==> flow/design.v (excerpt) <==
module measure_sys(
	input            sys_clk,
	input            sys_rst_n,
	input      [7:0] askdemod_data,    
	input      [9:0] fsk_demod,        
	input      [7:0] pskdemod_data,    
	output     [7:0] demod_data,
	output     [7:0] uart_mod_type,
	output    [15:0] uart_demod_fre,
	output     [7:0] uart_mod_depth,
	output reg [7:0] uart_delta_freq
);
Size in the first run: ~12000 cells after synthesis, ~540 flip-flops, ~91000 um2 of cells after synthesis.
export LEC_CHECK = 0
export CAP_MARGIN = 20
export CORE_MARGIN = 2
export CORE_UTILIZATION = 40
export GPL_ROUTABILITY_DRIVEN = 0
export MAX_ROUTING_LAYER = met4
export SLEW_MARGIN = 20
create_clock -name core_clock -period 100.0 [get_ports {sys_clk}]
run.sh (not shown) runs the stock make flow with config.mk's settings and CLKGATE_MAP_FILE=.
The first run completed with no timing, DRC or antenna violations.
Next try:
--- a/flow/config.mk
+++ b/flow/config.mk
@@ -9,5 +9,4 @@
 export CORE_MARGIN = 2
 export CORE_UTILIZATION = 40
-export GPL_ROUTABILITY_DRIVEN = 0
-export MAX_ROUTING_LAYER = met4
+export SETUP_SLACK_MARGIN = -2.0
 export SLEW_MARGIN = 20
==> flow/constraint.sdc (replaced) <==
create_clock -name core_clock -period 62.4 [get_ports {sys_clk}]
set_input_delay 12.4800 -clock core_clock [delete_from_list [all_inputs] [get_ports {sys_clk}]]
set_output_delay 12.4800 -clock core_clock [all_outputs]
set_load 0.01 [all_outputs]
The changed run completed with no timing, DRC or antenna violations.
Critical path depth fell by 11.
Power rose by 70%.
Register-to-register slack degrades by 36000 ps.
Cell count hardly moves.
Non-clock buffer count rose by 13.
Global-route usage fell by 0.46 points.
Final area rose by 0.47%.
Core utilization rose by 0.20 points.
Worst hold slack hardly moves.
Fmax rose by 2.1%.
Via count fell by 0.32%.

---

measure_sys again, from the RTL that the note above started with.
==> flow/config.mk <==
export PLATFORM = sky130hd
export DESIGN_NAME = measure_sys
export DESIGN_NICKNAME = measure_sys
export VERILOG_FILES = /design/flow/design.v
export SDC_FILE = /design/flow/constraint.sdc
export NUM_CORES = 4
export LEC_CHECK = 0
export ABC_AREA = 1
export CAP_MARGIN = 20
export CORE_MARGIN = 2
export CORE_UTILIZATION = 70
export CTS_CLUSTER_DIAMETER = 216
export SLEW_MARGIN = 20
export TNS_END_PERCENT = 5
==> flow/constraint.sdc <==
create_clock -name core_clock -period 35.8 [get_ports {sys_clk}]
set_input_delay 7.1600 -clock core_clock [delete_from_list [all_inputs] [get_ports {sys_clk}]]
set_output_delay 7.1600 -clock core_clock [all_outputs]
set_load 0.01 [all_outputs]
The starting point stopped in global routing (5_1_grt) with GRT-0116.
==> next run, changes <==
--- a/flow/config.mk
+++ b/flow/config.mk
@@ -10,5 +10,3 @@
 export CORE_MARGIN = 2
-export CORE_UTILIZATION = 70
-export CTS_CLUSTER_DIAMETER = 216
+export CORE_UTILIZATION = 69
 export SLEW_MARGIN = 20
-export TNS_END_PERCENT = 5
==> flow/constraint.sdc (replaced) <==
create_clock -name core_clock -period 46.9 [get_ports {sys_clk}]
set_input_delay 9.3800 -clock core_clock [delete_from_list [all_inputs] [get_ports {sys_clk}]]
set_output_delay 9.3800 -clock core_clock [all_outputs]
set_load 0.01 [all_outputs]
The new run finished with timing, DRC and antenna clean.
Die size rose by about 1.4%.
Synthesized cell count does not change.
Area after synthesis stays the same.
==> next run, changes <==
--- a/flow/config.mk
+++ b/flow/config.mk
@@ -7,6 +7,5 @@
 export LEC_CHECK = 0
-export ABC_AREA = 1
 export CAP_MARGIN = 20
 export CORE_MARGIN = 2
-export CORE_UTILIZATION = 69
+export CORE_UTILIZATION = 40
 export SLEW_MARGIN = 20
==> flow/constraint.sdc (replaced) <==
create_clock -name core_clock -period 62.4 [get_ports {sys_clk}]
set_input_delay 12.4800 -clock core_clock [delete_from_list [all_inputs] [get_ports {sys_clk}]]
set_output_delay 12.4800 -clock core_clock [all_outputs]
set_load 0.01 [all_outputs]
Worst hold slack gains 37 ps. Clock skew shrinks by 4.5 ps. Area after synthesis shrinks by 1.5%. First-iteration DRC count falls by 38%. Core utilization came out lower by 32 points. Critical path depth is lower by 61. Wire length went down by 1.5%.
==> next run, changes <==
==> flow/constraint.sdc (replaced) <==
create_clock -name core_clock -period 90.8 [get_ports {sys_clk}]
set_input_delay 18.1600 -clock core_clock [delete_from_list [all_inputs] [get_ports {sys_clk}]]
set_output_delay 18.1600 -clock core_clock [all_outputs]
set_load 0.01 [all_outputs]
Fmax came out lower by about 5%. Total power shrinks by about 34%. Synthesized area is unchanged. Wire length is about the same. Sequential share of layout area is about the same.

---

measure_sys again, from the RTL that the note above started with.
Settings: LEC_CHECK=0, ABC_AREA=1, CAP_MARGIN=20, CORE_MARGIN=2, CORE_UTILIZATION=70, CTS_CLUSTER_DIAMETER=216, SETUP_SLACK_MARGIN=5.0, SLEW_MARGIN=20; clock period 48.9 ns.
Next try:
ABC_AREA = default   (was 1)
CORE_UTILIZATION = 65   (was 70)
CTS_CLUSTER_DIAMETER = default   (was 216)
SETUP_SLACK_MARGIN = default   (was 5.0)
clock period = 79.0 ns   (was 48.9 ns; I/O delays follow)
=>
- The changed run went through all stages and came out clean
- wire length falls by 3.7%
- hold slack is better by 13 ps
- setup slack is better by 12000 ps
- via count drops by 8.0%
- power shrinks by 44%
- clock-buffer cell count decreases by 2
- cell area fell by 7.1%
- sequential cell count stays the same
- area after synthesis decreases by 1.5%

---

Setup of v13:
measure_sys again, from the RTL that the note above started with.
==> flow/config.mk <==
export PLATFORM = sky130hd
export DESIGN_NAME = measure_sys
export DESIGN_NICKNAME = measure_sys
export VERILOG_FILES = /design/flow/design.v
export SDC_FILE = /design/flow/constraint.sdc
export NUM_CORES = 4
export LEC_CHECK = 0
export CAP_MARGIN = 15
export CELL_PAD_IN_SITES_DETAIL_PLACEMENT = 1
export CORE_MARGIN = 9
export CORE_UTILIZATION = 41
export CTS_CLUSTER_DIAMETER = 373
export MAX_ROUTING_LAYER = met4
export PLACE_DENSITY = 0.92
export SETUP_SLACK_MARGIN = -2.0
export SLEW_MARGIN = 20
==> flow/constraint.sdc <==
create_clock -name core_clock -period 78.7 [get_ports {sys_clk}]
set_input_delay 15.7400 -clock core_clock [delete_from_list [all_inputs] [get_ports {sys_clk}]]
set_output_delay 15.7400 -clock core_clock [all_outputs]
set_load 0.01 [all_outputs]
v13: aborted in 5_1_grt (tool error)
Inputs modified between v13 and v46:
==> flow/config.mk <==
export PLATFORM = sky130hd
export DESIGN_NAME = measure_sys
export DESIGN_NICKNAME = measure_sys
export VERILOG_FILES = /design/flow/design.v
export SDC_FILE = /design/flow/constraint.sdc
export NUM_CORES = 4
export LEC_CHECK = 0
export CAP_MARGIN = 20
export CORE_ASPECT_RATIO = 0.8
export CORE_MARGIN = 2
export CORE_UTILIZATION = 40
export GPL_ROUTABILITY_DRIVEN = 0
export MAX_ROUTING_LAYER = met4
export SLEW_MARGIN = 20
==> flow/constraint.sdc <==
create_clock -name core_clock -period 44.7 [get_ports {sys_clk}]
set_input_delay 8.9400 -clock core_clock [delete_from_list [all_inputs] [get_ports {sys_clk}]]
set_output_delay 8.9400 -clock core_clock [all_outputs]
set_load 0.01 [all_outputs]
==> comparison <==
- As the logs show, v13 stopped at 5_1_grt after a tool error, so it never reached the end of the flow.
- In v46 the implementation ran to completion but is not tape-out ready, as the final checks report setup timing.
- Re synthesized cell count: no difference whatsoever between v13 and v46.
- Sequential-to-total area share from yosys stat essentially unchanged between v13 and v46.
- Measured against v13, the die width of v46 comes out at 1.10 times the reference value.
- Re flip-flop and latch count after synthesis: no difference whatsoever between v13 and v46.
- Sort v46 and v13 by share of the core filled by cells before placement asc -> top: v46
- [compare] base=v13 new=v46: number of buffers created by CTS rose 2; total instance count after detailed placement rose 1984.
### v46 -> v56
diff --git a/flow/config.mk b/flow/config.mk
--- a/flow/config.mk
+++ b/flow/config.mk
@@ -9 +8,0 @@
-export CORE_ASPECT_RATIO = 0.8
@@ -11,3 +10 @@
-export CORE_UTILIZATION = 40
-export GPL_ROUTABILITY_DRIVEN = 0
-export MAX_ROUTING_LAYER = met4
+export CORE_UTILIZATION = 32
==> flow/constraint.sdc <==
create_clock -name core_clock -period 62.4 [get_ports {sys_clk}]
set_input_delay 12.4800 -clock core_clock [delete_from_list [all_inputs] [get_ports {sys_clk}]]
set_output_delay 12.4800 -clock core_clock [all_outputs]
set_load 0.01 [all_outputs]
v56 reached the end of the flow, and the finished layout is clean on the timing, DRC and antenna checks. What v56 reported for total power density per cell area has to be multiplied by 1.09 to get the figure for v46. Going from v46 to v56, worst hold slack now sits at about the same level; clock network latency to the later pin of the worst-skew pair increased 0.05 ns; depth of the critical timing path with buffers and inverters included down 16. Against v46, v56 comes in 0.2 points lower on combinational power share. Taking v46 as the reference, in v56 power went down by 25%, simple logic cell fraction of the synthesized area was more or less identical, die area went up by about 25%, final clock period utilization by the worst path went down by 13 points. From v46 to v56 the numbers moved as follows: proportion of power drawn by the clock network climbed 2.3 points; largest net degree at the start of global routing -about 6.5%.
For v8, these inputs were changed with respect to v56:
diff --git a/flow/config.mk b/flow/config.mk
--- a/flow/config.mk
+++ b/flow/config.mk
@@ -7,0 +8 @@
+export ABC_AREA = 1
@@ -10 +11 @@
-export CORE_UTILIZATION = 32
+export CORE_UTILIZATION = 72
==> flow/constraint.sdc <==
create_clock -name core_clock -period 36.8 [get_ports {sys_clk}]
set_input_delay 7.3600 -clock core_clock [delete_from_list [all_inputs] [get_ports {sys_clk}]]
set_output_delay 7.3600 -clock core_clock [all_outputs]
set_load 0.01 [all_outputs]
## What came out
- On core area, v56 loses to v8.
- The post-cts sizing count of v8 exceeds that of v56 by 593.
- From v56 to v8 the numbers moved as follows: die size decreased 55%, cell area after synthesis now sits higher.
- For v8, the flow was terminated by a tool error in 5_1_grt and produced no final design.
- Between v56 and v8, the placement-stage cell area is lower for v56.
- v8: number of standard cells after synthesis is 1977 higher than what v56 reported.
- [compare] base=v56 new=v8: total number of placement rows lower; chip area from the yosys synthesis statistics higher.
--- input diff v8..v36 ---
diff --git a/flow/config.mk b/flow/config.mk
--- a/flow/config.mk
+++ b/flow/config.mk
@@ -8 +8 @@
-export ABC_AREA = 1
+export ABC_AREA = 0
@@ -11 +11,2 @@
-export CORE_UTILIZATION = 72
+export CORE_UTILIZATION = 69
+export SETUP_SLACK_MARGIN = 5.0
[summary]
Not one of v8 and v36 finished clean. The log for v8 ends in 5_1_grt with error GRT-0116, so the run never completed. Number of placed instances, taps included came out lower on v36 than on v8. On synthesized cell count: v36 sits below v8. Looking at die size across v8 and v36, the one that comes out lower is v8. Across both runs, area after synthesis was lower for v36 than for v8.
Relative to v36, the following input files were edited for v45:
diff --git a/flow/config.mk b/flow/config.mk
--- a/flow/config.mk
+++ b/flow/config.mk
@@ -8 +7,0 @@
-export ABC_AREA = 0
@@ -11,2 +10 @@
-export CORE_UTILIZATION = 69
-export SETUP_SLACK_MARGIN = 5.0
+export CORE_UTILIZATION = 72
==> flow/constraint.sdc <==
create_clock -name core_clock -period 60.3 [get_ports {sys_clk}]
set_input_delay 12.0600 -clock core_clock [delete_from_list [all_inputs] [get_ports {sys_clk}]]
set_output_delay 12.0600 -clock core_clock [all_outputs]
set_load 0.01 [all_outputs]
==> results <==
- v45 and v36: one clean run, v45; the rest did not finish clean.
- What ended v36 was a tool error in 4_1_cts; the run never finished.
- v45 vs v36 — number of placed cells counting well taps dropped 19%.
- Taking v36 as the reference, in v45 share of the core filled by cells before placement went up by 3.1 points; chip area -about 4%.
- Reported for v45 and v36, number of distinct library cell variants in the gate-level netlist after synthesis turned out identical to the last digit.
No activity file was given, so power comes from the tool's default toggle rates.
